==> run a: inputs <==
// tt_um_control_top
module tt_um_control_top #(
  parameter ADDRW = 24,
  parameter OPCODEW = 2,
  parameter REQ_QDEPTH = 4,
  parameter COMP_QDEPTH = 4
  ) (
    input  wire       ena,       
    input  wire       clk,       
    input  wire       rst_n,     
    input  wire [7:0] ui_in, 
    output wire [7:0] uo_out, 
    input  wire [7:0] uio_in,     
    output wire [7:0] uio_out, 
    output wire [7:0] uio_oe      
);
clock: 5.88 ns
lec_check: 0
abc_area: 1
cap_margin: 20
core_margin: 2
core_utilization: 71
cts_cluster_size: 24
place_density_lb_addon: 0.14
setup_slack_margin: 1.55
slew_margin: 20
run.sh (not shown) runs the stock make flow with config.mk's settings and CLKGATE_MAP_FILE=.
==> inputs of run b, as changes to run a <==
--- a/flow/config.mk
+++ b/flow/config.mk
@@ -8,8 +8,8 @@
 export ABC_AREA = 1
 export CAP_MARGIN = 20
 export CORE_MARGIN = 2
-export CORE_UTILIZATION = 71
-export CTS_CLUSTER_SIZE = 24
-export PLACE_DENSITY_LB_ADDON = 0.14
-export SETUP_SLACK_MARGIN = 1.55
+export CORE_UTILIZATION = 72
+export CTS_CLUSTER_DIAMETER = 397
+export CTS_CLUSTER_SIZE = 10
+export SETUP_SLACK_MARGIN = 0.96
 export SLEW_MARGIN = 20
==> flow/constraint.sdc (replaced) <==
create_clock -name core_clock -period 3.27 [get_ports {clk}]
set_input_delay 0.6540 -clock core_clock [delete_from_list [all_inputs] [get_ports {clk}]]
set_output_delay 0.6540 -clock core_clock [all_outputs]
set_load 0.01 [all_outputs]
==> inputs of run c, as changes to run a <==
==> flow/config.mk (replaced) <==
export PLATFORM = sky130hd
export DESIGN_NAME = tt_um_control_top
export DESIGN_NICKNAME = tt_um_control_top
export VERILOG_FILES = /design/flow/design.v
export SDC_FILE = /design/flow/constraint.sdc
export NUM_CORES = 4
export LEC_CHECK = 0
export CAP_MARGIN = 20
export CORE_MARGIN = 2
export CORE_UTILIZATION = 70
export CTS_CLUSTER_DIAMETER = 54
export CTS_CLUSTER_SIZE = 49
export SETUP_SLACK_MARGIN = 0.9
export SLEW_MARGIN = 20
==> flow/constraint.sdc (replaced) <==
create_clock -name core_clock -period 3.33 [get_ports {clk}]
set_input_delay 0.6660 -clock core_clock [delete_from_list [all_inputs] [get_ports {clk}]]
set_output_delay 0.6660 -clock core_clock [all_outputs]
set_load 0.01 [all_outputs]
==> results_tabular.tex <==
% Auto-generated results table
\begin{tabular}{lr}
\hline
Metric & Value \\
\hline
\multicolumn{2}{l}{\textbf{Outcome}} \\
Result of the run & no timing/DRC/antenna violations \\
\multicolumn{2}{l}{\textbf{Synth}} \\
Post-synthesis instance area & 37500 um2 \\
AO/OA Area Share & 0.155 \\
Cells after synthesis & 4326 \\
\multicolumn{2}{l}{\textbf{STA}} \\
Relative slew margins & 0.287 \\
\multicolumn{2}{l}{\textbf{Global route}} \\
Met2 usage in global routing & 0.598 \\
First-pass GRT wire length & 156000 um \\
\multicolumn{2}{l}{\textbf{Clocking}} \\
Clock latency on the worst-skew pair & 650 ps \\
\multicolumn{2}{l}{\textbf{Worst setup path}} \\
Arrival time at the worst endpoint & 3030 ps \\
Reg-to-reg critical path startpoint & req\_queue\_inst.aesReadIdx[0]\$\_DFFE\_PN0P\_ \\
\multicolumn{2}{l}{\textbf{Layout}} \\
Final-layout fill cell count & 3509 \\
\multicolumn{2}{l}{\textbf{Floorplanning}} \\
Total die size & 54700 um2 \\
\multicolumn{2}{l}{\textbf{Power and ir drop}} \\
Portion of total power attributed to combinational logic & 0.267 \\
\hline
\end{tabular}
(the above is from run a)
==> results_tabular.tex <==
% Auto-generated results table
\begin{tabular}{lr}
\hline
Metric & Value \\
\hline
\multicolumn{2}{l}{\textbf{STA}} \\
Relative slew margins & 0.368 \\
\multicolumn{2}{l}{\textbf{Outcome}} \\
Result of the run & no timing/DRC/antenna violations \\
\multicolumn{2}{l}{\textbf{Clocking}} \\
Clock latency on the worst-skew pair & 660 ps \\
\multicolumn{2}{l}{\textbf{Power and ir drop}} \\
Portion of total power attributed to combinational logic & 0.257 \\
\multicolumn{2}{l}{\textbf{Global route}} \\
Met2 usage in global routing & 0.578 \\
First-pass GRT wire length & 142000 um \\
\multicolumn{2}{l}{\textbf{Floorplanning}} \\
Total die size & 53000 um2 \\
\multicolumn{2}{l}{\textbf{Synth}} \\
Post-synthesis instance area & 35900 um2 \\
AO/OA Area Share & 0.122 \\
Post-synth tally of flip-flops with integrated enable & 96 \\
\multicolumn{2}{l}{\textbf{Layout}} \\
Final-layout fill cell count & 2929 \\
\multicolumn{2}{l}{\textbf{Worst setup path}} \\
Arrival time at the worst endpoint & 2610 ps \\
Reg-to-reg critical path startpoint & req\_queue\_inst.aesReadIdx[0]\$\_DFFE\_PN0P\_ \\
\hline
\end{tabular}
(the above is from run c)
==> results_tabular.tex <==
% Auto-generated results table
\begin{tabular}{lr}
\hline
Metric & Value \\
\hline
\multicolumn{2}{l}{\textbf{Global route}} \\
First-pass GRT wire length & 161000 um \\
Met2 usage in global routing & 0.601 \\
\multicolumn{2}{l}{\textbf{Outcome}} \\
Result of the run & no timing/DRC/antenna violations \\
\multicolumn{2}{l}{\textbf{Synth}} \\
AO/OA Area Share & 0.155 \\
Post-synthesis instance area & 37500 um2 \\
Cells after synthesis & 4326 \\
\multicolumn{2}{l}{\textbf{Layout}} \\
Final-layout fill cell count & 3309 \\
\multicolumn{2}{l}{\textbf{Worst setup path}} \\
Reg-to-reg critical path startpoint & req\_queue\_inst.shaReadIdx[0]\$\_DFFE\_PN0P\_ \\
\multicolumn{2}{l}{\textbf{Floorplanning}} \\
Total die size & 53900 um2 \\
\hline
\end{tabular}
(the above is from run b)

---

==> inputs of build 63 <==
tt_um_control_top again, from the RTL that the note above started with.
## tt_um_control_top
module tt_um_control_top #(
  parameter ADDRW = 24,
  parameter OPCODEW = 2,
  parameter REQ_QDEPTH = 4,
  parameter COMP_QDEPTH = 4
  ) (
    input  wire       ena,       
    input  wire       clk,       
    input  wire       rst_n,     
    input  wire [7:0] ui_in, 
    output wire [7:0] uo_out, 
    input  wire [7:0] uio_in,     
    output wire [7:0] uio_out, 
    output wire [7:0] uio_oe      
);
==> flow/config.mk <==
export PLATFORM = sky130hd
export DESIGN_NAME = tt_um_control_top
export DESIGN_NICKNAME = tt_um_control_top
export VERILOG_FILES = /design/flow/design.v
export SDC_FILE = /design/flow/constraint.sdc
export NUM_CORES = 4
export LEC_CHECK = 0
export ABC_AREA = 1
export CAP_MARGIN = 20
export CORE_MARGIN = 2
export CORE_UTILIZATION = 72
export CTS_CLUSTER_DIAMETER = 396
export CTS_CLUSTER_SIZE = 14
export PLACE_DENSITY_LB_ADDON = 0.04
export SETUP_SLACK_MARGIN = 0.9
export SLEW_MARGIN = 20
==> flow/constraint.sdc <==
create_clock -name core_clock -period 3.33 [get_ports {clk}]
set_input_delay 0.6660 -clock core_clock [delete_from_list [all_inputs] [get_ports {clk}]]
set_output_delay 0.6660 -clock core_clock [all_outputs]
set_load 0.01 [all_outputs]
==> build 8: changes against build 63 <==
Settings changed: ABC_AREA 1 to unset, CORE_UTILIZATION 72 to 40, CTS_CLUSTER_DIAMETER 396 to unset, CTS_CLUSTER_SIZE 14 to unset, PLACE_DENSITY_LB_ADDON 0.04 to unset, SETUP_SLACK_MARGIN 0.9 to unset.
==> flow/constraint.sdc (replaced) <==
create_clock -name core_clock -period 5.86 [get_ports {clk}]
set_input_delay 1.1720 -clock core_clock [delete_from_list [all_inputs] [get_ports {clk}]]
set_output_delay 1.1720 -clock core_clock [all_outputs]
set_load 0.01 [all_outputs]
==> build 3: changes against build 63 <==
Settings changed: ABC_AREA 1 to unset, CORE_UTILIZATION 72 to 64, CTS_CLUSTER_DIAMETER 396 to unset, CTS_CLUSTER_SIZE 14 to unset, PLACE_DENSITY_LB_ADDON 0.04 to unset, SETUP_SLACK_MARGIN 0.9 to unset.
==> flow/constraint.sdc (replaced) <==
create_clock -name core_clock -period 14.7 [get_ports {clk}]
set_input_delay 2.9400 -clock core_clock [delete_from_list [all_inputs] [get_ports {clk}]]
set_output_delay 2.9400 -clock core_clock [all_outputs]
set_load 0.01 [all_outputs]
==> results <==
Worst setup slack: build 63 < build 8 < build 3. Against build 8, the combinational power of build 3 is lower by 61%. Clock-buffer cell count is the same in build 8 and build 3. In build 3 the first-iteration DRC count is lower than in build 63, by 34%. Worst hold slack, highest first: build 3, build 8, build 63. Build 3 completed with no timing, DRC or antenna violations. Build 8 passed the timing, DRC and antenna checks. Build 63 completed without violations.
No activity file was given, so power comes from the tool's default toggle rates.
